==> design/flow/constraint.sdc <==
create_clock -name core_clock -period 28.2 [get_ports {clk}]
set_input_delay 5.6400 -clock core_clock [delete_from_list [all_inputs] [get_ports {clk}]]
set_output_delay 5.6400 -clock core_clock [all_outputs]
set_load 0.01 [all_outputs]
==> design/flow/run.sh <==
#!/bin/bash
# the make line also repeats each setting of config.mk as NAME=value (left out here)
make -C /OpenROAD-flow-scripts/flow DESIGN_CONFIG=/design/flow/config.mk WORK_HOME=/design/flow/orfs CLKGATE_MAP_FILE= finish
==> design/flow/design.v <==
`timescale 1fs / 1fs
module row_col_cod #(
		     parameter WORD_W = 8,
		     parameter ROW_W = 4,  
			 parameter SIZE = (1<<ROW_W)
		     )
   (
    input 		  rst,
    input 		  en,
    input 		  clk,
    input [WORD_W-1:0] 	  word,
    output reg [SIZE-1:0] r_all_nxt, 
    output reg [SIZE-1:0] row_nxt,
    output reg [SIZE-1:0] col_nxt);
   integer 		  i;
   reg [WORD_W-ROW_W-1:0] 	  r_all_bin, col_bin;
   always @* begin
      r_all_nxt[SIZE-1] = 1'b1;
      r_all_bin = word>>ROW_W;  
      for(i = 0; i < SIZE ; i=i+1)begin
	 if( i < r_all_bin)
	   r_all_nxt[i] = 1'b0;
	 else
	   r_all_nxt[i] = 1'b1;
	 if(i == r_all_bin)
	   row_nxt[i] = 1'b1;
	 else
	   row_nxt[i] = 1'b0;
      end
      col_bin = (word<<ROW_W)>>ROW_W;  
      if(r_all_bin[0] == 0)
	for(i=0; i < SIZE; i = i+1)
	  if(i < col_bin)
	    col_nxt[i] = 1'b1;
	  else
	    col_nxt[i] = 1'b0;
      else
	for(i=(SIZE-1); i >= 0 ; i = i-1)
	  if(i >= (SIZE-col_bin))
	    col_nxt[i] = 1'b1;
	  else
	    col_nxt[i] = 1'b0;
   end
endmodule 
`timescale 1fs / 1fs
module row_col_cod_reg #(
		     parameter WORD_W = 8,
		     parameter ROW_W = 4,  
			 parameter SIZE = (1<<ROW_W)
		     )
   (
    input 		  rst,
    input 		  en,
    input 		  clk,
	input [SIZE-1:0] r_all_nxt, 
    input [SIZE-1:0] row_nxt,
    input [SIZE-1:0] col_nxt,
    output reg [SIZE-1:0] r_all, 
    output reg [SIZE-1:0] row,
    output reg [SIZE-1:0] col);
   always @ (posedge clk, posedge rst) begin 
      if(rst)begin
	 r_all <= 16'd0;
	   col <= 16'd0;
	   row <= 16'd0;
      end
      else if(en)begin
	 r_all <= r_all_nxt;
	 row <= row_nxt;
	 col <= col_nxt;
      end
   end 
endmodule
`timescale 1fs / 1fs
module row_col_cod_5x5 #(
		     parameter MAX = 25  
		     )
   (
    input 		  rst,
    input 		  en,
    input 		  clk,
    input [4:0] 	  word,
    output reg [4:0] r_all, 
    output reg [4:0] row,
    output reg [4:0] col);
    parameter SIZE = 3'd5;  
   integer 		  i;
   reg [4:0] 	  r_all_nxt, row_nxt, col_nxt;
   reg [2:0] 	  r_all_bin; 
   reg [2:0] 	  col_bin;
   always @* begin
	  r_all_nxt[4] = 1'b1;
      r_all_nxt[3:0] = r_all[3:0];
      row_nxt = row;
      r_all_bin = 3'd0;
      col_bin = 3'd0;
      col_nxt = col;
      if(word > MAX)
	 r_all_nxt = {SIZE{1'b1}};
      else begin
	 if(word <= 5'd5)begin
	   r_all_bin = 3'd0;
	   col_bin = word;
	 end
	 else
	   if(word <= 5'd10)begin
	      r_all_bin = 3'd1;
	      col_bin = word - 5'd5;
	   end
	   else
	     if(word <= 5'd15)begin
		r_all_bin = 3'd2;
		col_bin = word - 5'd10;
	     end
	     else
	       if(word <= 5'd20)begin
		  r_all_bin = 3'd3;
		  col_bin = word - 5'd15;
	       end
	       else begin
		  r_all_bin = 3'd4;
		  col_bin = word - 5'd20;
	       end
	 for(i = 0; i < SIZE ; i=i+1)begin
	    if( i < r_all_bin)
	      r_all_nxt[i] = 1'b0;
	    else
	      r_all_nxt[i] = 1'b1;
	    if(i == r_all_bin)
	      row_nxt[i] = 1'b1;
	    else
	      row_nxt[i] = 1'b0;
	 end
	 if(r_all_bin[0] == 0)
	   for(i=0; i < SIZE; i = i+1)
	     if(i < col_bin)
	       col_nxt[i] = 1'b1;
	     else
	       col_nxt[i] = 1'b0;
	 else
	   for(i=(SIZE-1); i >= 0 ; i = i-1)
	     if(i >= (SIZE-col_bin))
	       col_nxt[i] = 1'b1;
	     else
	       col_nxt[i] = 1'b0;
      end
   end
   always @ (posedge clk, posedge rst) begin 
      if(rst)begin
	 r_all <= 5'd0;
	 row <= 5'd0;
	 col <= 5'd0;
      end
      else if(en)begin
	 r_all <= r_all_nxt;
	 row <= row_nxt;
	 col <= col_nxt;
      end
   end 
endmodule  
`timescale 1fs / 1fs
module tdc_digital (
		    input 	  rst,
		    input 	  en,
		    input 	  clk,
		    input [6:0]  counter_in,
		    input [15:0] phase_in,
		    output [11:0] tdc_word);
   reg [6:0]				      counter;
   reg [15:0] 				      phase; 				      
   integer 				      i,j;
   always @ (posedge clk, posedge rst) begin 
      if(rst == 1'b1) begin
	 for (i=0; i<7; i=i+1) 
	   counter[i] <= 1'b0;
	 for (i=0; i<16; i=i+1) 
	   phase[i] <= 1'b0;
      end
      else if(en == 1'b1) begin
	 for (i=0; i<7; i=i+1) 
	   counter[i] <= counter_in[i];
	 for (i=0; i<16; i=i+1) 
	   phase[i] <= phase_in[i];
      end
   end 
   wire [6:0]			      counter_aux,counter_mod;
   reg [6:0] 			      counter_last;
   assign counter_aux = (phase[0] == 1) ? counter-1 : counter;
   assign counter_mod = counter_last - counter_aux;
   reg 				      edge_flag;
   reg  [4:0] 			      edge_index,edge_index_last;
   wire [4:0] 			      phase_shift;
   always @* begin
      edge_flag = 1'b0;
      edge_index = 5'd0;
      for (j=1; j<16; j = j+1) begin
	 if(phase[j-1]==1'b1 && phase[j]==1'b0) begin
	    edge_index = j-1'd1;
	    edge_flag = 1'b1;
	 end
	 if(phase[j-1]==1'b0 && phase[j]==1'b1) begin
	    edge_index = j-1'b1 + 5'd16;
	    edge_flag = 1'b1;
	 end
      end
      if(edge_flag == 1'b0)
	if(phase[5] == 1'b1)
	  edge_index = 5'd15;
	else
	  edge_index = 5'd31;
   end 
   assign tdc_word = (counter_mod<<5) + edge_index - edge_index_last;
   always @ (posedge clk, posedge rst)
     if(rst) begin
	counter_last <= 1'b0;
	edge_index_last <= 1'b0;
	end
     else if(en) begin
       counter_last <= counter_aux;
	edge_index_last <= edge_index;
     end	
endmodule
`timescale 1fs / 1fs
module adpll_ctr0(
    input 	      rst,
    input 	      en,
    input 	      clk,
    input [26-1:0] FCW,
    input [1:0]       adpll_mode,
    output reg 	      channel_lock,
    output 	      channel_sat,
    input 	      data_mod,
    output 	      dco_pd,
    output [4:0]      dco_c_l_rall,
    output [4:0]      dco_c_l_row,
    output [4:0]      dco_c_l_col,
    output [15:0]     dco_c_m_rall,
    output [15:0]     dco_c_m_row,
    output [15:0]     dco_c_m_col,
    output [15:0]     dco_c_s_rall,
    output [15:0]     dco_c_s_row,
    output [15:0]     dco_c_s_col,
    output 	      tdc_pd,
    output 	      tdc_pd_inj,
    input [6:0]       tdc_ripple_count,
    input [15:0]      tdc_phase,
    input [3:0]       alpha_l,
    input [3:0]       alpha_m,
    input [3:0]       alpha_s_rx,
    input [3:0]       alpha_s_tx,
    input [3:0]       beta,
    input [2:0]       lambda_rx,
    input [2:0]       lambda_tx,
    input [1:0]       iir_n_rx,
    input [1:0]       iir_n_tx, 
    input [4:0]       FCW_mod,
    input [4:0]       dco_c_l_word_test,
    input [7:0]       dco_c_m_word_test,
    input [7:0]       dco_c_s_word_test,
    input 	      dco_pd_test,
    input 	      tdc_pd_test,
    input 	      tdc_pd_inj_test		 
		 );
   wire signed [4:0]  dco_c_l_word;
   wire signed [7:0]  dco_c_m_word;
   wire signed [7:0]  dco_c_s_word;
   wire [11:0] 	      tdc_word;
   wire [15:0]     dco_c_m_rall_nxt;
   wire [15:0]     dco_c_m_row_nxt;
   wire [15:0]     dco_c_m_col_nxt;
   wire [15:0]     dco_c_s_rall_nxt;
   wire [15:0]     dco_c_s_row_nxt;
   wire [15:0]     dco_c_s_col_nxt;
   parameter IDLE = 5'b00001, PU = 5'b00010, C_L = 5'b00100, C_M = 5'b01000, C_S = 5'b10000;
   parameter  PD = 2'd0, TEST = 2'd1, RX = 2'd2, TX = 2'd3;
   reg [26-1:0] FCW_last;
   reg [1:0] 	   adpll_mode_last;
   reg [3:0] 	   alpha;
   reg [8:0] 	   time_count, time_count_nxt;
   reg 		   dco_pd_state, dco_pd_state_nxt;
   reg 		   tdc_pd_state, tdc_pd_state_nxt;
   reg 		   tdc_pd_inj_state, tdc_pd_inj_state_nxt;
   reg [4:0] 	   state_rx, state_rx_nxt;
   reg 		   rst_accum, rst_accum_nxt;
   reg 		   rst_lock_detect_nxt, rst_lock_detect;
   reg 		   en_lock_detect_nxt, en_lock_detect;
   reg 		   channel_lock_nxt;
   reg 		   en_integral, en_integral_nxt;
   reg 		   en_mod,en_mod_nxt;
   wire 	   rst_accum_all;
   wire        rst_lock_detect_all;
   wire signed [7:0] 		otw_int_round_sat;
   reg signed [4:0] 		otw_l_fixed, otw_l_fixed_nxt;
   reg signed [7:0] 		otw_m_fixed, otw_m_fixed_nxt;
   reg signed [7:0] 		otw_s_fixed, otw_s_fixed_nxt;
   wire signed [27-1:0] 	      ph_diff;
   wire signed [27-1:0] 	      ph_diff_accum;
   reg signed [27-1:0] 	ph_diff_accum_last;
   wire signed [27-1:0] 	ph_diff_mod;
   wire signed [27-1:0] 	freq_dev;
   wire signed [27-1:0] 	integral;
   wire signed [27-1:0] 	integral_beta;
   reg signed [27-1:0] 	integral_last;
   reg [1:0] 			iir_n;
   reg [2:0] 			lambda;
   wire signed [27-1:0] 	iir_out;
   wire signed [27-1:0] 	iir1_in, iir2_in, iir3_in;
   wire signed [27-1:0] 	iir1_out, iir2_out, iir3_out;
   reg signed [27-1:0] 	iir1_out_last, iir2_out_last, iir3_out_last;
   reg signed [27-1-14:0]      aux1, aux1_nxt, aux2, aux2_nxt;
   reg [4:0] 			      aux1_count, aux1_count_nxt, aux2_count, aux2_count_nxt;
   reg 				      lock_detect, lock_detect_nxt;
   reg signed [27-1-14:0]       lock_detect_word, lock_detect_word_nxt;
   row_col_cod_5x5 row_col_cod_l(
			    .rst(rst),
			    .en(en),
			    .clk(clk),
			    .word((dco_c_l_word[4]==0)?dco_c_l_word+5'd13:
				  dco_c_l_word-5'd19),
			    .r_all(dco_c_l_rall),
			    .row(dco_c_l_row),
			    .col(dco_c_l_col)
			    );
   row_col_cod row_col_cod_m(
			    .rst(rst),
			    .en(en),
			    .clk(clk),
			    .word({~dco_c_m_word[7],dco_c_m_word[6:0]}), 
			    .r_all_nxt(dco_c_m_rall_nxt),
			    .row_nxt(dco_c_m_row_nxt),
			    .col_nxt(dco_c_m_col_nxt)
			    );
   row_col_cod_reg row_col_cod_reg_m(
			    .rst(rst),
			    .en(en),
			    .clk(clk),
				.r_all_nxt(dco_c_m_rall_nxt),
			    .row_nxt(dco_c_m_row_nxt),
			    .col_nxt(dco_c_m_col_nxt),
			    .r_all(dco_c_m_rall),
			    .row(dco_c_m_row),
			    .col(dco_c_m_col)
			    );
   row_col_cod row_col_cod_s(
			    .rst(rst),
			    .en(en),
			    .clk(clk),
			    .word({~dco_c_s_word[7],dco_c_s_word[6:0]}),
			    .r_all_nxt(dco_c_s_rall_nxt),
			    .row_nxt(dco_c_s_row_nxt),
			    .col_nxt(dco_c_s_col_nxt)
			    );
   row_col_cod_reg row_col_cod_reg_s(
			    .rst(rst),
			    .en(en),
			    .clk(clk),
				.r_all_nxt(dco_c_s_rall_nxt),
			    .row_nxt(dco_c_s_row_nxt),
			    .col_nxt(dco_c_s_col_nxt),
			    .r_all(dco_c_s_rall),
			    .row(dco_c_s_row),
			    .col(dco_c_s_col)
			    );
   tdc_digital tdc_digital0(
			  .clk(clk),
			  .rst(rst),
			  .en(en),
			  .counter_in(tdc_ripple_count),
			  .phase_in(tdc_phase),
			  .tdc_word(tdc_word));
   assign dco_pd = (adpll_mode == TEST)? dco_pd_test : dco_pd_state;
   assign tdc_pd = (adpll_mode == TEST)? tdc_pd_test : tdc_pd_state;
   assign tdc_pd_inj = (adpll_mode == TEST)? tdc_pd_inj_test : tdc_pd_inj_state;
   assign ph_diff = FCW - {tdc_word,{{(14){1'b0}}}};
   assign freq_dev = (data_mod == 1'b1)? 
		     {{{(12+1){1'b0}}},FCW_mod,{{(14-5){1'b0}}}}:
		     ~{{{(12+1){1'b0}}},FCW_mod,{{(14-5){1'b0}}}}+1;
   assign ph_diff_mod = (en_mod==1'b0)? ph_diff: ph_diff + freq_dev;
   assign ph_diff_accum = ph_diff_accum_last + ph_diff_mod;
   assign rst_accum_all = rst | rst_accum;
   always @ (posedge clk, posedge rst_accum_all)
     if(rst_accum_all)
       ph_diff_accum_last <= 27'd0;
     else if(en)
       ph_diff_accum_last <= ph_diff_accum;
   assign integral = iir_out + integral_last;
   assign integral_beta = integral >>> beta;
   always @ (posedge clk, posedge rst_accum_all)
      if(rst_accum_all)
         integral_last <= 27'd0;
      else if(en&en_integral) 
	          integral_last <= integral;
   assign iir1_in = ph_diff_accum;
   assign iir1_out = (iir1_in>>>lambda)-(iir1_out_last>>>lambda)+iir1_out_last;
   assign iir2_in = iir1_out;
   assign iir2_out = (iir2_in>>>lambda)-(iir2_out_last>>>lambda)+iir2_out_last;
   assign iir3_in = iir2_out;
   assign iir3_out = (iir3_in>>>lambda)-(iir3_out_last>>>lambda)+iir3_out_last;
   assign iir_out = iir_n[1] ? (iir_n[0] ? iir3_out : iir2_out) :
		    (iir_n[0] ? iir1_out : iir1_in);
   always @ (posedge clk, posedge rst_accum_all )
     if(rst_accum_all) begin
	iir1_out_last <= 27'd0;
	iir2_out_last <= 27'd0;
	iir3_out_last <= 27'd0;
     end
     else if(en) begin
	iir1_out_last <= iir1_out;
	iir2_out_last <= iir2_out;
	iir3_out_last <= iir3_out;
     end 
   wire signed [27-1:0] 	ntw;
   wire signed [27-1:0] 	otw;
   wire [14-1:0] 		otw_frac;
   wire signed [27-1-14:0] otw_int;
   wire signed [27-1-14:0] otw_int_round; 
   assign ntw = (en_integral == 1'b1)? integral_beta + (iir_out >>> alpha) :
		iir_out >>> alpha;
   assign otw = (ntw << 7);
   assign otw_int = otw[27-1:14];
   assign otw_int_round = (otw[13]) ? otw_int + 1 : otw_int;
   assign otw_int_round_sat = (state_rx == C_L)? ((otw_int_round > 16'sd12 ) ? 8'sd12 :
   			      ((otw_int_round < -16'sd13 ) ? -8'sd13:otw_int_round )) : 
			      (otw_int_round > 16'sd127 ) ? 8'sd127 :
			      ((otw_int_round < -16'sd128 ) ? -8'sd128: otw_int_round); 
   assign dco_c_l_word = (adpll_mode == TEST)? dco_c_l_word_test :
			 (((state_rx == C_L) && ~rst_accum )? otw_int_round_sat :
			  otw_l_fixed);
   assign dco_c_m_word = (adpll_mode == TEST)? dco_c_m_word_test :
			 (((state_rx == C_M) && ~rst_accum )? otw_int_round_sat :
			 otw_m_fixed);
   assign dco_c_s_word = (adpll_mode == TEST)? dco_c_s_word_test :
			 (((state_rx == C_S) && ~rst_accum )? otw_int_round_sat :
			 otw_s_fixed);
   assign channel_sat = (dco_c_s_word == -8'sd128) || (dco_c_s_word == 8'sd127);
   always @ * begin
      state_rx_nxt = state_rx;
      otw_l_fixed_nxt = otw_l_fixed;
      otw_m_fixed_nxt = otw_m_fixed;
      otw_s_fixed_nxt = otw_s_fixed;
      time_count_nxt = time_count;
      dco_pd_state_nxt = dco_pd_state;
      tdc_pd_state_nxt = tdc_pd_state;
      tdc_pd_inj_state_nxt = tdc_pd_inj_state;  
      rst_accum_nxt = rst_accum;
      rst_lock_detect_nxt = rst_lock_detect;
      en_lock_detect_nxt = en_lock_detect;
      alpha = alpha_s_rx;
      channel_lock_nxt = channel_lock;
      en_integral_nxt = en_integral;
      lambda = lambda_rx;
      iir_n = 2'd0;
      en_mod_nxt = en_mod;
      if( (FCW != FCW_last) || (adpll_mode != adpll_mode_last))
	state_rx_nxt = IDLE;
      else
	case(state_rx)
	  IDLE:
	    begin
	       time_count_nxt = 9'd0;
	       otw_l_fixed_nxt = 5'sd0;
	       otw_m_fixed_nxt = 8'sd0;
	       otw_s_fixed_nxt = 8'sd0;
	       en_lock_detect_nxt = 1'b0;
	       rst_lock_detect_nxt = 1'b1;
	       channel_lock_nxt = 1'b0;
	       en_integral_nxt = 1'b0;
	       en_mod_nxt = 1'b0;
	       if(adpll_mode == PD) begin
		  dco_pd_state_nxt = 1'b1;
		  tdc_pd_state_nxt = 1'b1;
		  tdc_pd_inj_state_nxt = 1'b1;
	       end
	       if(adpll_mode == RX || adpll_mode == TX )
		 state_rx_nxt = PU;
	    end
	  PU: 
	    begin
	       time_count_nxt = time_count + 9'd1;
	       dco_pd_state_nxt = 1'b0;
	       case(time_count)
		 6'd16: tdc_pd_state_nxt = 1'b0;
		 6'd48: tdc_pd_inj_state_nxt = 1'b0;
		 7'd112:
		   begin 
		      state_rx_nxt = C_L;
		      rst_accum_nxt = 1'b1;
		      time_count_nxt = 9'd0; 
		   end
	       endcase
	    end 
	  C_L:  
	    begin
	       rst_accum_nxt = 1'b0;
	       rst_lock_detect_nxt = 1'b0;
	       alpha = alpha_l;
	       en_lock_detect_nxt = 1'b1;
	       if(lock_detect & (~rst_lock_detect))begin
		  otw_l_fixed_nxt = lock_detect_word;	      
		  state_rx_nxt = C_M;
		  rst_accum_nxt = 1'b1;
		  rst_lock_detect_nxt = 1'b1;
	       end
	    end 
	  C_M:  
	    begin
	       rst_accum_nxt = 1'b0;
	       alpha = alpha_m;
	       rst_lock_detect_nxt = 1'b0;
	       if(lock_detect & (~rst_lock_detect))begin		  
		  otw_m_fixed_nxt = lock_detect_word;  
		  state_rx_nxt = C_S;
		  rst_accum_nxt = 1'b1;
		  en_lock_detect_nxt = 1'b0;
	       end
	    end 
	  C_S:  
	    begin 
	       case(adpll_mode)
		 RX: 
		   begin
		      rst_accum_nxt = 1'b0;
		      alpha = alpha_s_rx;
		      iir_n = iir_n_rx;
		      lambda = lambda_rx;
		      time_count_nxt = time_count + 9'd1;
		      if(beta > 4'd0)
			en_integral_nxt = 1'b1;
		      case(time_count)
			9'd480: channel_lock_nxt = 1'b1;   
		      endcase 
		   end 
		 TX:
		   begin
		      rst_accum_nxt = 1'b0;
		      alpha = alpha_s_tx;
		      iir_n = iir_n_tx;
		      lambda = lambda_tx;
		      time_count_nxt = time_count + 9'd1;
		      case(time_count)
			9'd480: channel_lock_nxt = 1'b1;   
		      endcase
		      if(channel_lock == 1'b1) 
			en_mod_nxt = 1'b1;
		   end	 
	       endcase
	    end
	endcase  
   end
   always @ (posedge clk, posedge rst)
     if(rst)begin
	state_rx <= IDLE;
	time_count <= 9'd0;
	dco_pd_state <= 1'b1;
	tdc_pd_state <= 1'b1;
	tdc_pd_inj_state <= 1'b1;
	rst_accum <= 1'b0;
	otw_l_fixed <= 5'sd0;
	otw_m_fixed <= 8'sd0;
	otw_s_fixed <= 8'sd0;
	en_lock_detect <= 1'b0;
	rst_lock_detect <= 1'b0;
	channel_lock <= 1'b0;
	en_integral <= 1'b0;
	en_mod <= 1'b0;
	FCW_last <= 26'd0;
	adpll_mode_last <= 2'd0;
     end
     else if(en)begin
	state_rx <= state_rx_nxt;
	time_count <= time_count_nxt;
	dco_pd_state <= dco_pd_state_nxt;
	tdc_pd_state <= tdc_pd_state_nxt;
	tdc_pd_inj_state <= tdc_pd_inj_state_nxt;
   	rst_accum <= rst_accum_nxt;
	otw_l_fixed <= otw_l_fixed_nxt;
	otw_m_fixed <= otw_m_fixed_nxt;
	otw_s_fixed <= otw_s_fixed_nxt;
	en_lock_detect <= en_lock_detect_nxt;
	rst_lock_detect <= rst_lock_detect_nxt ;
	channel_lock <= channel_lock_nxt;
	en_integral <= en_integral_nxt;
	en_mod <= en_mod_nxt;
	FCW_last <= FCW;
	adpll_mode_last <= adpll_mode;
     end 
   always @ * begin
      aux1_nxt = aux1;
      aux2_nxt = aux2;
      aux1_count_nxt = aux1_count;
      aux2_count_nxt = aux2_count;
      lock_detect_nxt = lock_detect;
      lock_detect_word_nxt = lock_detect_word;
      if(otw_int_round_sat == aux1) begin
	 aux1_count_nxt = aux1_count_nxt + 4'd1;
	 if(aux1_count_nxt == 4'd15 || (state_rx == C_L && aux1_count_nxt == 5'd8 )  )begin
	    lock_detect_nxt = 1'b1;
	    lock_detect_word_nxt = aux1;
	 end
      end
      else 
	if(otw_int_round_sat == aux2) begin
	   aux2_count_nxt = aux2_count_nxt + 4'd1;
	   if(aux2_count_nxt == 4'd15 || (state_rx == C_L && aux1_count_nxt == 5'd8 ) )begin
	      lock_detect_nxt = 1'b1;
	      lock_detect_word_nxt = aux2;   
	   end	   
	end
	else begin
	   aux1_nxt = otw_int_round;
	   aux1_count_nxt = 4'd1;
	   aux2_nxt = aux1;
	   aux2_count_nxt = aux1_count;
	end 
   end 
   assign rst_lock_detect_all  = rst|rst_lock_detect;
   always @ (posedge clk, posedge rst_lock_detect_all)
     if(rst_lock_detect_all)begin
	aux1 <= {(27-14){1'b1}};
     aux2 <= {(27-14){1'b1}};
     aux1_count <=4'h0;
     aux2_count <= 4'h0;
     lock_detect <= 1'b0;
     lock_detect_word <= {(27-14){1'b1}};
  end
     else if(en & en_lock_detect)begin
	aux1 <= aux1_nxt;
	aux2 <= aux2_nxt;
	aux1_count <= aux1_count_nxt;
	aux2_count <= aux2_count_nxt;
	lock_detect <= lock_detect_nxt;
	lock_detect_word <= lock_detect_word_nxt;
     end
endmodule 
`timescale 1fs / 1fs
module adpll_ctr
   (
    input                     rst,
    input                     clk,
    input                     valid,
    input [5-1:0] address,
    input [26-1:0] wdata,
    input                     wstrb,
    output [1:0]              rdata,
    output reg                ready,
    input                     data_mod,  
    output                    dco_pd,
    output reg [1:0]          dco_osc_gain,
    output [4:0]              dco_c_l_rall,
    output [4:0]              dco_c_l_row,
    output [4:0]              dco_c_l_col,
    output [15:0]             dco_c_m_rall,
    output [15:0]             dco_c_m_row,
    output [15:0]             dco_c_m_col,
    output [15:0]             dco_c_s_rall,
    output [15:0]             dco_c_s_row,
    output [15:0]             dco_c_s_col,
    output                    tdc_pd,
    output                    tdc_pd_inj,
    output reg [2:0]          tdc_ctr_freq,
    input [6:0]               tdc_ripple_count,
    input [15:0]              tdc_phase
    );
   always @(posedge clk, posedge rst) begin
     if (rst)
       ready <= 1'b0;
     else
       ready <= valid;
   end
   reg                        rst_soft;
   reg [26-1:0]            FCW;
   reg [1:0]                  adpll_mode;
   reg                        en;
   reg [3:0]                  alpha_l;
   reg [3:0]                  alpha_m;
   reg [3:0]                  alpha_s_rx;
   reg [3:0]                  alpha_s_tx;
   reg [3:0]                  beta;
   reg [2:0]                  lambda_rx;
   reg [2:0]                  lambda_tx;
   reg [1:0]                  iir_n_rx;
   reg [1:0]                  iir_n_tx;
   reg [4:0]                  FCW_mod;
   reg signed [4:0]           dco_c_l_word_test;
   reg signed [7:0]           dco_c_m_word_test;
   reg signed [7:0]           dco_c_s_word_test;
   reg                        dco_pd_test;
   reg                        tdc_pd_test;
   reg                        tdc_pd_inj_test;
   wire                       rst_int;
   assign rst_int = rst | rst_soft;
   wire                       channel_lock;
   wire                       channel_sat;
   assign rdata = (address == (5'd0))? {{1'b0}, channel_lock}:
                  (address == (5'd23))? {{1'b0}, channel_sat}:
                  {2'b11};
   always @ (posedge clk, posedge rst) begin
     if (rst) begin
        rst_soft <= 1'b0;
        FCW <= 26'h2620000;  
        adpll_mode <= 2'b0;
        en <= 1'b0;
        alpha_l <= 4'd14;
        alpha_m <= 4'd8;
        alpha_s_rx <= 4'd7;
        alpha_s_tx <= 4'd4;
        beta <= 4'd0;
        lambda_rx <= 3'd2;
        lambda_tx <= 3'd2;
        iir_n_rx <= 2'd3;
        iir_n_tx <= 2'd2;
        FCW_mod <= 5'b01001;  
        dco_c_l_word_test <= 5'sd0;
        dco_c_m_word_test <= 8'sd0;
        dco_c_s_word_test <= 8'sd0;
        dco_pd_test <= 1'b1;
        tdc_pd_test <= 1'b1;
        tdc_pd_inj_test <= 1'b1;
        tdc_ctr_freq <= 3'b100;
        dco_osc_gain <= 2'b10;
     end else if (valid & wstrb) begin
        case (address)
          (5'd1): rst_soft <= wdata[0];
          (5'd2): FCW <= wdata[26-1:0];
          (5'd3): adpll_mode <= wdata[1:0];
          (5'd4): en <= wdata[0];
          (5'd5): alpha_l <= wdata[3:0];
          (5'd6): alpha_m <= wdata[3:0];
          (5'd7): alpha_s_rx <= wdata[3:0];
          (5'd8): alpha_s_tx <= wdata[3:0];
          (5'd9): beta <= wdata[3:0];
          (5'd10): lambda_rx <= wdata[2:0];
          (5'd11): lambda_tx <= wdata[2:0];
          (5'd12): iir_n_rx <= wdata[1:0];
          (5'd13): iir_n_tx <= wdata[1:0];
          (5'd14): FCW_mod <= wdata[4:0];
          (5'd15): dco_c_l_word_test <= wdata[4:0];
          (5'd16): dco_c_m_word_test <= wdata[7:0];
          (5'd17): dco_c_s_word_test <= wdata[7:0];
          (5'd18): dco_pd_test <= wdata[0];
          (5'd19): tdc_pd_test <= wdata[0];
          (5'd20): tdc_pd_inj_test <= wdata[0];
          (5'd21): tdc_ctr_freq <= wdata[2:0];
          (5'd22): dco_osc_gain <= wdata[1:0];
          default:;
        endcase
     end
   end
   adpll_ctr0 adpll_ctr0
     (
	  .clk               (clk),
	  .rst               (rst_int),
	  .en                (en),
	  .FCW               (FCW[26-1:0]),
	  .adpll_mode        (adpll_mode[1:0]),
	  .data_mod          (data_mod),
	  .tdc_ripple_count  (tdc_ripple_count[6:0]),
	  .tdc_phase         (tdc_phase[15:0]),
	  .alpha_l           (alpha_l[3:0]),
	  .alpha_m           (alpha_m[3:0]),
	  .alpha_s_rx        (alpha_s_rx[3:0]),
	  .alpha_s_tx        (alpha_s_tx[3:0]),
	  .beta              (beta[3:0]),
	  .lambda_rx         (lambda_rx[2:0]),
	  .lambda_tx         (lambda_tx[2:0]),
	  .iir_n_rx          (iir_n_rx[1:0]),
	  .iir_n_tx          (iir_n_tx[1:0]),
	  .FCW_mod           (FCW_mod[4:0]),
	  .dco_c_l_word_test (dco_c_l_word_test[4:0]),
	  .dco_c_m_word_test (dco_c_m_word_test[7:0]),
	  .dco_c_s_word_test (dco_c_s_word_test[7:0]),
	  .dco_pd_test       (dco_pd_test),
	  .tdc_pd_test       (tdc_pd_test),
	  .tdc_pd_inj_test   (tdc_pd_inj_test),
	  .channel_lock      (channel_lock),
	  .channel_sat       (channel_sat),
	  .dco_pd            (dco_pd),
	  .dco_c_l_rall      (dco_c_l_rall[4:0]),
	  .dco_c_l_row       (dco_c_l_row[4:0]),
	  .dco_c_l_col       (dco_c_l_col[4:0]),
	  .dco_c_m_rall      (dco_c_m_rall[15:0]),
	  .dco_c_m_row       (dco_c_m_row[15:0]),
	  .dco_c_m_col       (dco_c_m_col[15:0]),
	  .dco_c_s_rall      (dco_c_s_rall[15:0]),
	  .dco_c_s_row       (dco_c_s_row[15:0]),
	  .dco_c_s_col       (dco_c_s_col[15:0]),
	  .tdc_pd            (tdc_pd),
	  .tdc_pd_inj        (tdc_pd_inj)
      );
endmodule
==> design/flow/config.mk <==
export PLATFORM = sky130hd
export DESIGN_NAME = adpll_ctr
export DESIGN_NICKNAME = adpll_ctr
export VERILOG_FILES = /design/flow/design.v
export SDC_FILE = /design/flow/constraint.sdc
export NUM_CORES = 4
export LEC_CHECK = 0
export CAP_MARGIN = 20
export CORE_MARGIN = 2
export CORE_UTILIZATION = 71
export MAX_ROUTING_LAYER = met4
export SLEW_MARGIN = 20
==> metrics.txt, run 1 <==
# HELP chip_impl_metric Flow report values
# TYPE chip_impl_metric gauge
chip_impl_metric{name="die_w",unit="microns"} 258
chip_impl_metric{name="synth_compound_gate_area_share",unit="%"} 24.2
chip_impl_metric{name="syn_avg_cell_area",unit="sq um"} 8.11
chip_impl_info{name="yosys-top-cells-area",value="sky130_fd_sc_hd__dfrtp_1, sky130_fd_sc_hd__ha_1, sky130_fd_sc_hd__mux2_2"} 1
chip_impl_metric{name="ys_chip_area",unit="sq mm"} 0.0458
chip_impl_metric{name="clock_tree.buffer_depth",unit=""} 3
chip_impl_metric{name="count_of_unique_library_cells_instantiated_by_yosys",unit=""} 121
chip_impl_metric{name="synth-simple-area-share",unit="%"} 18.1
chip_impl_metric{name="std_cell_rows",unit=""} 93
chip_impl_metric{name="dp.cells",unit=""} 7482
chip_impl_info{name="flow.first_error",value="[ERROR GRT-0116] Global routing finished with congestion. Check the congestion regions in the DRC Viewer."} 1
chip_impl_metric{name="die_y",unit="microns"} 258
chip_impl_metric{name="top_cell_area_share",unit="%"} 22.9
chip_impl_metric{name="post_synth_mux_area_share",unit="%"} 10.8
chip_impl_metric{name="post_synth_inst_count",unit=""} 5653
chip_impl_metric{name="numSynthFlops",unit=""} 482
chip_impl_metric{name="io_buffers",unit=""} 180
chip_impl_metric{name="htreeDepth",unit=""} 2
chip_impl_metric{name="preCtsSetupSlack",unit="ns"} -4.46
chip_impl_metric{name="yosysCellCount",unit=""} 5653
chip_impl_metric{name="placed_cell_area",unit="sq mm"} 0.0563
chip_impl_metric{name="synth_warnings",unit=""} 6
chip_impl_metric{name="floorplan.io_pins",unit=""} 181
chip_impl_info{name="yosys.cell_count.top_type",value="sky130_fd_sc_hd__nand2_1"} 1
chip_impl_metric{name="postSynth.asyncResetShare",unit="%"} 100
chip_impl_metric{name="aggregate_global_routing_overflow",unit=""} 109
chip_impl_metric{name="gp_congestion",unit=""} 1.08
chip_impl_info{name="status",value="stopped before the end"} 1
chip_impl_info{name="synthTopLogicFamily",value="AND-OR/OR-AND gates"} 1
chip_impl_info{name="cts_root_buffer",value="sky130_fd_sc_hd__clkbuf_16"} 1
chip_impl_metric{name="die_area",unit="sq mm"} 0.0666
chip_impl_metric{name="number_of_flops_mapped_to_enable_cells_by_yosys",unit=""} 0
chip_impl_metric{name="number_of_buffers_created_by_cts",unit=""} 56
chip_impl_metric{name="grt.total_usage",unit="%"} 80.3
chip_impl_metric{name="dpl.hpwl",unit="mm"} 133
chip_impl_metric{name="ys_seq_share",unit="%"} 26.5
chip_impl_metric{name="clkSinkCount",unit=""} 482
chip_impl_info{name="top_area_cell",value="sky130_fd_sc_hd__dfrtp_1"} 1
chip_impl_metric{name="core_area",unit="sq mm"} 0.0641
chip_impl_metric{name="synth.cellmix.adderShare",unit="%"} 9.89
chip_impl_info{name="synth.top_cells.by_count",value="sky130_fd_sc_hd__nand2_1, sky130_fd_sc_hd__nor2_1, sky130_fd_sc_hd__a21oi_1"} 1
chip_impl_info{name="failing_step",value="global routing (5_1_grt)"} 1
chip_impl_metric{name="core_util_floorplan",unit="%"} 71.5
chip_impl_metric{name="xor_area_share",unit="%"} 4.41
chip_impl_metric{name="syn_nets",unit=""} 6024
chip_impl_metric{name="cts_hold_buffers",unit=""} 0
chip_impl_metric{name="syn_area",unit="sq mm"} 0.0458
chip_impl_info{name="flop_cell",value="sky130_fd_sc_hd__dfrtp_1"} 1
[timing repair]
action                                  4_1_cts
gates resized                               194
endpoints found under the setup margin       12
endpoints found under the hold margin         0
pin swaps                                   102
cloned                                        1
setup buffers                                56
[layer usage]
| layer | overflow | global-route usage (%) |
|---|---|---|
| met2 | 58 | 95.8 |
| met5 | - | - |
| met4 | 41 | 77.4 |
| met3 | 9 | 63.7 |
| met1 | 1 | 79.0 |
==> run 2, diff against run 1 <==
ABC_AREA = 1   (was default)
CORE_ASPECT_RATIO = 0.9   (was default)
CORE_UTILIZATION = 58   (was 71)
CTS_CLUSTER_DIAMETER = 323   (was default)
PLACE_DENSITY = 0.6   (was default)
SETUP_SLACK_MARGIN = 4.99   (was default)
TNS_END_PERCENT = 5   (was default)
clock period = 21.8 ns   (was 28.2 ns; I/O delays follow)
==> run 2 against run 1 <==
Against the previous run:
- now fails the layout checks on max-capacitance violations, max-slew violations, negative setup slack
- area after synthesis fell by 7.1%
- die area rose by 14%
- synthesized cell count rose by 12%
==> metrics.txt, run 2 <==
# HELP chip_impl_metric Physical implementation figures
# TYPE chip_impl_metric gauge
chip_impl_metric{name="synth-simple-area-share",unit="%"} 26.3
chip_impl_info{name="hold_class",value="register to register"} 1
chip_impl_metric{name="tool_warnings",unit=""} 59
chip_impl_metric{name="final_critical_path_setup_slack",unit="ns"} -4.99
chip_impl_metric{name="critical_path_arrival",unit="ns"} 22.43
chip_impl_info{name="rsz0062_at_grt",value="true"} 1
chip_impl_info{name="worstSetupStartpoint",value="data_mod"} 1
chip_impl_info{name="crit_path_end",value="rdata[0]"} 1
chip_impl_metric{name="gp_congestion",unit=""} 1.01
chip_impl_metric{name="dpl.hpwl",unit="mm"} 115
chip_impl_metric{name="numSynthFlops",unit=""} 482
chip_impl_info{name="cp_top_family",value="simple AND/OR/NAND/NOR gates"} 1
chip_impl_metric{name="htreeDepth",unit=""} 2
chip_impl_metric{name="synth_compound_gate_area_share",unit="%"} 18.2
chip_impl_metric{name="largest_net_degree_at_the_start_of_global_routing",unit=""} 181
chip_impl_metric{name="die_area",unit="sq mm"} 0.0757
chip_impl_info{name="top_area_cell",value="sky130_fd_sc_hd__dfrtp_1"} 1
chip_impl_info{name="yosys-top-cells-area",value="sky130_fd_sc_hd__dfrtp_1, sky130_fd_sc_hd__nand2_1, sky130_fd_sc_hd__o21ai_0"} 1
chip_impl_metric{name="max_slew_margin",unit="%"} -1.17
chip_impl_info{name="status",value="failed layout checks"} 1
chip_impl_metric{name="number_of_hold_violations_in_the_final_report",unit=""} 0
chip_impl_metric{name="count_of_unique_library_cells_instantiated_by_yosys",unit=""} 85
chip_impl_metric{name="core_util_floorplan",unit="%"} 58.4
chip_impl_metric{name="finalCoreUtilization",unit="%"} 82.4
chip_impl_metric{name="clock_tree.buffer_depth",unit=""} 3
chip_impl_metric{name="hold-path-cell-count",unit=""} 2
chip_impl_metric{name="number_of_buffers_created_by_cts",unit=""} 55
chip_impl_metric{name="instances_no_fill",unit=""} 8615
chip_impl_metric{name="grt_pass1_vias",unit=""} 47400
chip_impl_metric{name="r2r_cells",unit=""} 185
chip_impl_metric{name="synth.cellmix.adderShare",unit="%"} 10.6
chip_impl_metric{name="synth_warnings",unit=""} 6
chip_impl_metric{name="die_w",unit="microns"} 290
chip_impl_metric{name="worst_pin_slew",unit="ns"} 1.51
chip_impl_metric{name="fin_worst_skew",unit="ns"} 0.0741
chip_impl_metric{name="top_cell_area_share",unit="%"} 24.7
chip_impl_metric{name="dr.first_iter.drc_count",unit=""} 5437
chip_impl_metric{name="syn_area",unit="sq mm"} 0.0426
chip_impl_metric{name="grt_first_pass_wirelength",unit="mm"} 247
chip_impl_info{name="hp-start",value="adpll_ctr0.dco_pd_state"} 1
chip_impl_metric{name="final_net_count",unit=""} 7976
chip_impl_metric{name="post_layout_inst_area",unit="sq mm"} 0.0601
chip_impl_metric{name="floorplan.io_pins",unit=""} 181
chip_impl_info{name="setup.worst_path.start_class",value="input port"} 1
chip_impl_metric{name="setup_viol",unit=""} 117
chip_impl_metric{name="die_y",unit="microns"} 261
chip_impl_info{name="synthTopLogicFamily",value="simple AND/OR/NAND/NOR gates"} 1
chip_impl_metric{name="syn_avg_cell_area",unit="sq um"} 6.76
chip_impl_metric{name="max_freq",unit="MHz"} 37.3
chip_impl_metric{name="core_area",unit="sq mm"} 0.0729
chip_impl_metric{name="detail-route-antenna-nets",unit=""} 0
chip_impl_metric{name="clk_pin_slew_worst_paths",unit="ns"} 0.07
chip_impl_metric{name="reg2reg_slack",unit="ns"} -3.61
chip_impl_metric{name="yosysCellCount",unit=""} 6307
chip_impl_metric{name="critical_path_required",unit="ns"} 17.44
chip_impl_info{name="cpMaxStageDelayCell",value="sky130_fd_sc_hd__fa_1"} 1
chip_impl_metric{name="routed_wirelength",unit="mm"} 166
chip_impl_metric{name="post_synth_inst_count",unit=""} 6307
chip_impl_metric{name="std_cell_rows",unit=""} 94
chip_impl_metric{name="worst_skew_pair.late_latency",unit="ns"} 0.68
chip_impl_metric{name="period_minus_slack",unit="ns"} 26.79
chip_impl_metric{name="route.detailed.vias_per_inst",unit=""} 5.81
chip_impl_metric{name="worst_hold_slack",unit="ns"} 0.470
chip_impl_metric{name="ys_chip_area",unit="sq mm"} 0.0426
chip_impl_metric{name="clkSinkCount",unit=""} 482
chip_impl_metric{name="grt.total_usage",unit="%"} 42.0
chip_impl_metric{name="crit_path_buf_inv_count",unit=""} 34
chip_impl_metric{name="antenna_found_initial",unit=""} 3
chip_impl_info{name="so.violations",value="max-capacitance violations, max-slew violations, negative setup slack"} 1
chip_impl_metric{name="ys_seq_share",unit="%"} 28.5
chip_impl_info{name="reg2reg_to",value="adpll_ctr0.lock_detect_word[1]"} 1
chip_impl_metric{name="detail_route.wl_per_cell",unit="microns"} 19.2
chip_impl_metric{name="maxCapViolCount",unit=""} 1
chip_impl_info{name="yosys.cell_count.top_type",value="sky130_fd_sc_hd__nand2_1"} 1
chip_impl_metric{name="aggregate_global_routing_overflow",unit=""} 0
chip_impl_info{name="setup_crit_end_kind",value="output port"} 1
chip_impl_metric{name="xor_area_share",unit="%"} 3.74
chip_impl_metric{name="num_vias",unit=""} 50000
chip_impl_metric{name="number_of_flops_mapped_to_enable_cells_by_yosys",unit=""} 0
chip_impl_metric{name="cts_hold_buffers",unit=""} 0
chip_impl_info{name="cts_root_buffer",value="sky130_fd_sc_hd__clkbuf_16"} 1
chip_impl_metric{name="path_depth",unit=""} 133
chip_impl_metric{name="finalCritPeriodShare",unit="%"} 123
chip_impl_info{name="synth.top_cells.by_count",value="sky130_fd_sc_hd__nand2_1, sky130_fd_sc_hd__inv_1, sky130_fd_sc_hd__o21ai_0"} 1
chip_impl_metric{name="post_synth_mux_area_share",unit="%"} 2.65
chip_impl_metric{name="flow.area_growth_from_synthesis",unit="%"} 41.0
chip_impl_metric{name="syn_nets",unit=""} 6678
chip_impl_metric{name="firstDrtPassIters",unit=""} 7
chip_impl_metric{name="placed_cell_area",unit="sq mm"} 0.0539
chip_impl_info{name="hold_path_end",value="adpll_ctr0.dco_pd_state"} 1
chip_impl_metric{name="drt_drc_violations_left",unit=""} 0
chip_impl_info{name="regToRegStartpoint",value="adpll_ctr0.tdc_digital0.phase[2]"} 1
chip_impl_metric{name="drv_slew",unit=""} 4
chip_impl_info{name="cts_tree",value="yes"} 1
chip_impl_info{name="critical_path_class",value="input port to output port"} 1
chip_impl_info{name="crit_path_frequent_cell",value="sky130_fd_sc_hd__buf_4"} 1
chip_impl_metric{name="io_buffers",unit=""} 180
chip_impl_metric{name="crit_path_max_incr_delay",unit="ns"} 0.53
chip_impl_metric{name="timing.setup.tns",unit="ns"} -260.32
chip_impl_metric{name="postSynth.asyncResetShare",unit="%"} 100
chip_impl_info{name="flop_cell",value="sky130_fd_sc_hd__dfrtp_1"} 1
chip_impl_metric{name="dp.cells",unit=""} 8337
chip_impl_metric{name="cp_max_fo",unit=""} 6
==> run 2: metrics by stage <==
| step | setup WS, ns |
|---|---|
| after floorplan | -2.34 |
| after global placement | -6.19 |
| after detailed placement | -6.46 |
| after CTS | -4.08 |
| after global routing | -6.13 |
| final | -4.99 |
==> run 2: cell type report <==
cell class	count	area (sq um)
Clock inverter	30	475
Clock buffer	74	1520
Timing Repair Buffer	1473	11900
Sequential cell	482	12100
Multi-Input combinational cell	4732	29600
Tap cell	960	1200
Fill cell	4804	12800
Antenna cell	3	7.51
Inverter	861	3270
==> run 2: what timing repair did <==
action,CTS,global route
resized,397,409
buffers inserted,121,45
endpoints found under the setup margin,179,183
pin swaps,137,160
gates cloned,0,5
==> run 2: routing by layer <==
metal  up-vias  GRT usage [%]  routed length [microns]
li1      23200              -                        -
met1     23400           50.8                    63700
met2      2632           67.4                    75500
met3       789           7.47                    14900
met4         0           21.9                    11600
met5         -              -                        0
==> run 3, diff against run 2 <==
ABC_AREA = default   (was 1)
CAP_MARGIN = 25   (was 20)
CORE_ASPECT_RATIO = default   (was 0.9)
CORE_UTILIZATION = 66   (was 58)
CTS_CLUSTER_DIAMETER = default   (was 323)
HOLD_SLACK_MARGIN = -0.09   (was default)
MIN_ROUTING_LAYER = met1   (was default)
PLACE_DENSITY = default   (was 0.6)
SETUP_SLACK_MARGIN = default   (was 4.99)
clock period = 31.5 ns   (was 21.8 ns; I/O delays follow)
==> run 3 against run 2 <==
Against the previous run:
- the flow now stops in global routing (5_1_grt)
- synthesized cell count down 10%
- die area down 5.4%
- area after synthesis up 7.6%
==> metrics.txt, run 3 <==
# HELP chip_impl_metric Flow report values
# TYPE chip_impl_metric gauge
chip_impl_metric{name="core_area",unit="sq mm"} 0.0687
chip_impl_info{name="top_area_cell",value="sky130_fd_sc_hd__dfrtp_1"} 1
chip_impl_metric{name="synth_compound_gate_area_share",unit="%"} 24.2
chip_impl_metric{name="syn_area",unit="sq mm"} 0.0458
chip_impl_metric{name="placed_cell_area",unit="sq mm"} 0.0557
chip_impl_metric{name="die_area",unit="sq mm"} 0.0716
chip_impl_metric{name="postSynth.asyncResetShare",unit="%"} 100
chip_impl_metric{name="number_of_flops_mapped_to_enable_cells_by_yosys",unit=""} 0
chip_impl_metric{name="clock_tree.buffer_depth",unit=""} 3
chip_impl_metric{name="count_of_unique_library_cells_instantiated_by_yosys",unit=""} 121
chip_impl_metric{name="ys_chip_area",unit="sq mm"} 0.0458
chip_impl_metric{name="core_util_floorplan",unit="%"} 66.7
chip_impl_metric{name="post_synth_mux_area_share",unit="%"} 10.8
chip_impl_metric{name="numSynthFlops",unit=""} 482
chip_impl_info{name="failing_step",value="global routing (5_1_grt)"} 1
chip_impl_metric{name="xor_area_share",unit="%"} 4.41
chip_impl_metric{name="htreeDepth",unit=""} 2
chip_impl_info{name="flop_cell",value="sky130_fd_sc_hd__dfrtp_1"} 1
chip_impl_info{name="yosys.cell_count.top_type",value="sky130_fd_sc_hd__nand2_1"} 1
chip_impl_metric{name="cts_hold_buffers",unit=""} 0
chip_impl_metric{name="floorplan.io_pins",unit=""} 181
chip_impl_metric{name="syn_avg_cell_area",unit="sq um"} 8.11
chip_impl_metric{name="synth.cellmix.adderShare",unit="%"} 9.89
chip_impl_metric{name="dpl.hpwl",unit="mm"} 128
chip_impl_metric{name="io_buffers",unit=""} 180
chip_impl_info{name="synthTopLogicFamily",value="AND-OR/OR-AND gates"} 1
chip_impl_metric{name="gp_congestion",unit=""} 1.07
chip_impl_metric{name="syn_nets",unit=""} 6024
chip_impl_metric{name="post_synth_inst_count",unit=""} 5653
chip_impl_metric{name="dp.cells",unit=""} 7500
chip_impl_metric{name="yosysCellCount",unit=""} 5653
chip_impl_metric{name="die_w",unit="microns"} 268
chip_impl_metric{name="synth_warnings",unit=""} 6
chip_impl_metric{name="number_of_buffers_created_by_cts",unit=""} 56
chip_impl_metric{name="ys_seq_share",unit="%"} 26.5
chip_impl_info{name="yosys-top-cells-area",value="sky130_fd_sc_hd__dfrtp_1, sky130_fd_sc_hd__ha_1, sky130_fd_sc_hd__mux2_2"} 1
chip_impl_metric{name="clkSinkCount",unit=""} 482
chip_impl_info{name="synth.top_cells.by_count",value="sky130_fd_sc_hd__nand2_1, sky130_fd_sc_hd__nor2_1, sky130_fd_sc_hd__a21oi_1"} 1
chip_impl_metric{name="synth-simple-area-share",unit="%"} 18.1
chip_impl_metric{name="die_y",unit="microns"} 268
chip_impl_info{name="cts_root_buffer",value="sky130_fd_sc_hd__clkbuf_16"} 1
chip_impl_metric{name="top_cell_area_share",unit="%"} 22.9
chip_impl_metric{name="std_cell_rows",unit=""} 96
chip_impl_info{name="status",value="stopped before the end"} 1
-- run 3: per-stage QoR --
step	utilization (%)	TNS, ns	worst slack (ns)
3_3_place_gp	81.1	-2.19	-2.19
3_5_place_dp	81.1	-2.50	-2.50
2_1_floorplan	-	0	0.00936
4_1_cts	87.3	0	0.000259
-- run 3: what timing repair did --
| item | CTS |
|---|---|
| resized | 354 |
| buffers inserted | 102 |
| setup endpoints to repair | 1 |
| pin swaps | 176 |
| cloned | 1 |
==> run 4, diff against run 3 <==
CAP_MARGIN = 20   (was 25)
CORE_UTILIZATION = 71   (was 66)
HOLD_SLACK_MARGIN = default   (was -0.09)
MIN_ROUTING_LAYER = default   (was met1)
PLACE_DENSITY = 0.66   (was default)
clock period = 32.3 ns   (was 31.5 ns; I/O delays follow)
==> run 4 against run 3 <==
Against the previous run:
- the flow again stops in global routing (5_1_grt)
- synthesized cell count unchanged
- die area shrank 6.9%
- area after synthesis unchanged
==> metrics.txt, run 4 <==
# HELP chip_impl_metric Flow report values
# TYPE chip_impl_metric gauge
chip_impl_info{name="status",value="stopped before the end"} 1
chip_impl_info{name="failing_step",value="global routing (5_1_grt)"} 1
chip_impl_info{name="flow.first_error",value="[ERROR GRT-0232] Routing congestion too high. Check the congestion heatmap in the GUI."} 1
chip_impl_metric{name="count_of_unique_library_cells_instantiated_by_yosys",unit=""} 121
chip_impl_info{name="flop_cell",value="sky130_fd_sc_hd__dfrtp_1"} 1
chip_impl_metric{name="synth_compound_gate_area_share",unit="%"} 24.2
chip_impl_metric{name="ys_chip_area",unit="sq mm"} 0.0458
chip_impl_info{name="synthTopLogicFamily",value="AND-OR/OR-AND gates"} 1
chip_impl_metric{name="core_util_floorplan",unit="%"} 71.5
chip_impl_metric{name="grt.total_usage",unit="%"} 81.9
chip_impl_metric{name="number_of_buffers_created_by_cts",unit=""} 54
chip_impl_metric{name="synth.cellmix.adderShare",unit="%"} 9.89
chip_impl_info{name="synth.top_cells.by_count",value="sky130_fd_sc_hd__nand2_1, sky130_fd_sc_hd__nor2_1, sky130_fd_sc_hd__a21oi_1"} 1
chip_impl_metric{name="number_of_flops_mapped_to_enable_cells_by_yosys",unit=""} 0
chip_impl_info{name="yosys.cell_count.top_type",value="sky130_fd_sc_hd__nand2_1"} 1
chip_impl_metric{name="cts_hold_buffers",unit=""} 0
chip_impl_metric{name="synth-simple-area-share",unit="%"} 18.1
chip_impl_metric{name="xor_area_share",unit="%"} 4.41
chip_impl_metric{name="post_synth_inst_count",unit=""} 5653
chip_impl_metric{name="ys_seq_share",unit="%"} 26.5
chip_impl_metric{name="yosysCellCount",unit=""} 5653
chip_impl_metric{name="die_w",unit="microns"} 258
chip_impl_metric{name="syn_nets",unit=""} 6024
chip_impl_metric{name="top_cell_area_share",unit="%"} 22.9
chip_impl_info{name="cts_root_buffer",value="sky130_fd_sc_hd__clkbuf_16"} 1
chip_impl_metric{name="floorplan.io_pins",unit=""} 181
chip_impl_metric{name="htreeDepth",unit=""} 2
chip_impl_metric{name="postSynth.asyncResetShare",unit="%"} 100
chip_impl_metric{name="post_synth_mux_area_share",unit="%"} 10.8
chip_impl_info{name="top_area_cell",value="sky130_fd_sc_hd__dfrtp_1"} 1
chip_impl_metric{name="die_area",unit="sq mm"} 0.0666
chip_impl_metric{name="io_buffers",unit=""} 180
chip_impl_metric{name="synth_warnings",unit=""} 6
chip_impl_metric{name="gp_congestion",unit=""} 1.14
chip_impl_metric{name="clkSinkCount",unit=""} 482
chip_impl_metric{name="core_area",unit="sq mm"} 0.0641
chip_impl_metric{name="dp.cells",unit=""} 7406
chip_impl_metric{name="syn_area",unit="sq mm"} 0.0458
chip_impl_metric{name="aggregate_global_routing_overflow",unit=""} 101
chip_impl_info{name="yosys-top-cells-area",value="sky130_fd_sc_hd__dfrtp_1, sky130_fd_sc_hd__ha_1, sky130_fd_sc_hd__mux2_2"} 1
chip_impl_metric{name="syn_avg_cell_area",unit="sq um"} 8.11
chip_impl_metric{name="die_y",unit="microns"} 258
chip_impl_metric{name="dpl.hpwl",unit="mm"} 129
chip_impl_metric{name="placed_cell_area",unit="sq mm"} 0.0554
chip_impl_metric{name="clock_tree.buffer_depth",unit=""} 3
chip_impl_metric{name="std_cell_rows",unit=""} 93
chip_impl_metric{name="numSynthFlops",unit=""} 482
## run 4: routing by layer
| metal | global-route usage, % | GRT overflow |
|---|---|---|
| met1 | 81.8 | 2 |
| met2 | 95.0 | 40 |
| met3 | 67.6 | 6 |
| met4 | 77.0 | 53 |
| met5 | - | - |
## run 4: through the flow
stage               hold WS, ns  worst slack [ns]  util [%]  setup TNS, ns
floorplan                 0.449            0.0233         -              0
global placement          0.453             -1.35      86.3          -1.35
detailed placement        0.467             -1.80      86.3          -1.80
CTS                       0.491            0.0105      91.9              0
## run 4: timing repair
action                                  in CTS
pin swaps                                  110
endpoints found under the setup margin       1
buffers inserted                            68
gates resized                              258
==> run 5, diff against run 4 <==
CAP_MARGIN = 5   (was 20)
CTS_CLUSTER_DIAMETER = 28   (was default)
CTS_CLUSTER_SIZE = 34   (was default)
PLACE_DENSITY = 0.6   (was 0.66)
SETUP_SLACK_MARGIN = 2.47   (was default)
TNS_END_PERCENT = default   (was 5)
clock period = 21.8 ns   (was 32.3 ns; I/O delays follow)
==> run 5 against run 4 <==
Against the previous run:
- the flow stops in clock tree synthesis (4_1_cts)
- die area unchanged
- area after synthesis unchanged
- synthesized cell count unchanged
==> metrics.txt, run 5 <==
# HELP chip_impl_metric Flow report values
# TYPE chip_impl_metric gauge
chip_impl_info{name="status",value="stopped before the end"} 1
chip_impl_metric{name="std_cell_rows",unit=""} 93
chip_impl_metric{name="synth_warnings",unit=""} 6
chip_impl_info{name="flop_cell",value="sky130_fd_sc_hd__dfrtp_1"} 1
chip_impl_metric{name="yosysCellCount",unit=""} 5653
chip_impl_info{name="top_area_cell",value="sky130_fd_sc_hd__dfrtp_1"} 1
chip_impl_metric{name="die_y",unit="microns"} 258
chip_impl_metric{name="top_cell_area_share",unit="%"} 22.9
chip_impl_metric{name="count_of_unique_library_cells_instantiated_by_yosys",unit=""} 121
chip_impl_info{name="failing_step",value="clock tree synthesis (4_1_cts)"} 1
chip_impl_metric{name="post_synth_inst_count",unit=""} 5653
chip_impl_metric{name="synth_compound_gate_area_share",unit="%"} 24.2
chip_impl_metric{name="dpl.hpwl",unit="mm"} 143
chip_impl_metric{name="core_area",unit="sq mm"} 0.0641
chip_impl_info{name="synth.top_cells.by_count",value="sky130_fd_sc_hd__nand2_1, sky130_fd_sc_hd__nor2_1, sky130_fd_sc_hd__a21oi_1"} 1
chip_impl_metric{name="post_synth_mux_area_share",unit="%"} 10.8
chip_impl_metric{name="numSynthFlops",unit=""} 482
chip_impl_metric{name="floorplan.io_pins",unit=""} 181
chip_impl_metric{name="ys_chip_area",unit="sq mm"} 0.0458
chip_impl_metric{name="placed_cell_area",unit="sq mm"} 0.0590
chip_impl_metric{name="postSynth.asyncResetShare",unit="%"} 100
chip_impl_info{name="synthTopLogicFamily",value="AND-OR/OR-AND gates"} 1
chip_impl_metric{name="gp_congestion",unit=""} 1.15
chip_impl_metric{name="preCtsSetupSlack",unit="ns"} -7.88
chip_impl_metric{name="io_buffers",unit=""} 180
chip_impl_metric{name="syn_nets",unit=""} 6024
chip_impl_metric{name="xor_area_share",unit="%"} 4.41
chip_impl_metric{name="synth.cellmix.adderShare",unit="%"} 9.89
chip_impl_metric{name="die_area",unit="sq mm"} 0.0666
chip_impl_metric{name="core_util_floorplan",unit="%"} 71.5
chip_impl_info{name="yosys.cell_count.top_type",value="sky130_fd_sc_hd__nand2_1"} 1
chip_impl_metric{name="syn_avg_cell_area",unit="sq um"} 8.11
chip_impl_metric{name="synth-simple-area-share",unit="%"} 18.1
chip_impl_info{name="flow.first_error",value="[ERROR DPL-0038] Utilization greater than 100%, impossible to legalize"} 1
chip_impl_info{name="yosys-top-cells-area",value="sky130_fd_sc_hd__dfrtp_1, sky130_fd_sc_hd__ha_1, sky130_fd_sc_hd__mux2_2"} 1
chip_impl_metric{name="number_of_flops_mapped_to_enable_cells_by_yosys",unit=""} 0
chip_impl_metric{name="syn_area",unit="sq mm"} 0.0458
chip_impl_metric{name="ys_seq_share",unit="%"} 26.5
chip_impl_metric{name="die_w",unit="microns"} 258
-- run 5: per-stage QoR --
stage               std cells
detailed placement       7785
global placement         7785
floorplan                5653
==> run 6, diff against run 5 <==
CAP_MARGIN = 25   (was 5)
CORE_UTILIZATION = 67   (was 71)
CTS_CLUSTER_DIAMETER = 362   (was 28)
CTS_CLUSTER_SIZE = default   (was 34)
MIN_ROUTING_LAYER = met1   (was default)
PLACE_DENSITY = default   (was 0.6)
SETUP_SLACK_MARGIN = default   (was 2.47)
TNS_END_PERCENT = 80   (was default)
clock period = 31.5 ns   (was 21.8 ns; I/O delays follow)
==> run 6 against run 5 <==
Against the previous run:
- the flow stops in global routing (5_1_grt)
- area after synthesis did not move
- die area rose by 5.9%
- synthesized cell count did not move
==> metrics.txt, run 6 <==
# HELP chip_impl_metric Flow report values
# TYPE chip_impl_metric gauge
chip_impl_info{name="status",value="stopped before the end"} 1
chip_impl_info{name="failing_step",value="global routing (5_1_grt)"} 1
chip_impl_info{name="flow.first_error",value="[ERROR GRT-0232] Routing congestion too high. Check the congestion heatmap in the GUI."} 1
chip_impl_metric{name="gp_congestion",unit=""} 1.08
chip_impl_metric{name="core_area",unit="sq mm"} 0.0675
chip_impl_metric{name="synth_warnings",unit=""} 6
chip_impl_metric{name="synth_compound_gate_area_share",unit="%"} 24.2
chip_impl_metric{name="postSynth.asyncResetShare",unit="%"} 100
chip_impl_metric{name="yosysCellCount",unit=""} 5653
chip_impl_metric{name="std_cell_rows",unit=""} 95
chip_impl_info{name="synth.top_cells.by_count",value="sky130_fd_sc_hd__nand2_1, sky130_fd_sc_hd__nor2_1, sky130_fd_sc_hd__a21oi_1"} 1
chip_impl_metric{name="io_buffers",unit=""} 180
chip_impl_metric{name="core_util_floorplan",unit="%"} 67.9
chip_impl_info{name="cts_root_buffer",value="sky130_fd_sc_hd__clkbuf_16"} 1
chip_impl_metric{name="clkSinkCount",unit=""} 482
chip_impl_metric{name="aggregate_global_routing_overflow",unit=""} 27
chip_impl_metric{name="htreeDepth",unit=""} 2
chip_impl_metric{name="die_w",unit="microns"} 266
chip_impl_info{name="yosys-top-cells-area",value="sky130_fd_sc_hd__dfrtp_1, sky130_fd_sc_hd__ha_1, sky130_fd_sc_hd__mux2_2"} 1
chip_impl_metric{name="die_area",unit="sq mm"} 0.0705
chip_impl_metric{name="xor_area_share",unit="%"} 4.41
chip_impl_metric{name="placed_cell_area",unit="sq mm"} 0.0559
chip_impl_metric{name="top_cell_area_share",unit="%"} 22.9
chip_impl_metric{name="number_of_buffers_created_by_cts",unit=""} 56
chip_impl_metric{name="count_of_unique_library_cells_instantiated_by_yosys",unit=""} 121
chip_impl_metric{name="synth.cellmix.adderShare",unit="%"} 9.89
chip_impl_metric{name="dpl.hpwl",unit="mm"} 131
chip_impl_metric{name="syn_avg_cell_area",unit="sq um"} 8.11
chip_impl_metric{name="grt.total_usage",unit="%"} 78.8
chip_impl_info{name="synthTopLogicFamily",value="AND-OR/OR-AND gates"} 1
chip_impl_info{name="yosys.cell_count.top_type",value="sky130_fd_sc_hd__nand2_1"} 1
chip_impl_metric{name="syn_area",unit="sq mm"} 0.0458
chip_impl_metric{name="die_y",unit="microns"} 266
chip_impl_metric{name="synth-simple-area-share",unit="%"} 18.1
chip_impl_metric{name="ys_chip_area",unit="sq mm"} 0.0458
chip_impl_info{name="top_area_cell",value="sky130_fd_sc_hd__dfrtp_1"} 1
chip_impl_metric{name="number_of_flops_mapped_to_enable_cells_by_yosys",unit=""} 0
chip_impl_metric{name="dp.cells",unit=""} 7476
chip_impl_metric{name="floorplan.io_pins",unit=""} 181
chip_impl_metric{name="ys_seq_share",unit="%"} 26.5
chip_impl_metric{name="preCtsSetupSlack",unit="ns"} -2.93
chip_impl_metric{name="numSynthFlops",unit=""} 482
chip_impl_metric{name="post_synth_mux_area_share",unit="%"} 10.8
chip_impl_info{name="flop_cell",value="sky130_fd_sc_hd__dfrtp_1"} 1
chip_impl_metric{name="syn_nets",unit=""} 6024
chip_impl_metric{name="post_synth_inst_count",unit=""} 5653
chip_impl_metric{name="clock_tree.buffer_depth",unit=""} 3
[run 6: routing by layer]
layer | overflow | global-route usage [%]
met1 | 0 | 79.0
met5 | - | -
met2 | 2 | 91.5
met3 | 19 | 65.4
met4 | 6 | 73.1
[run 6: timing repair]
item | in CTS
gates cloned | 1
pin swaps | 77
setup endpoints to repair | 1
buffers inserted | 50
hold buffers | 0
gates resized | 159
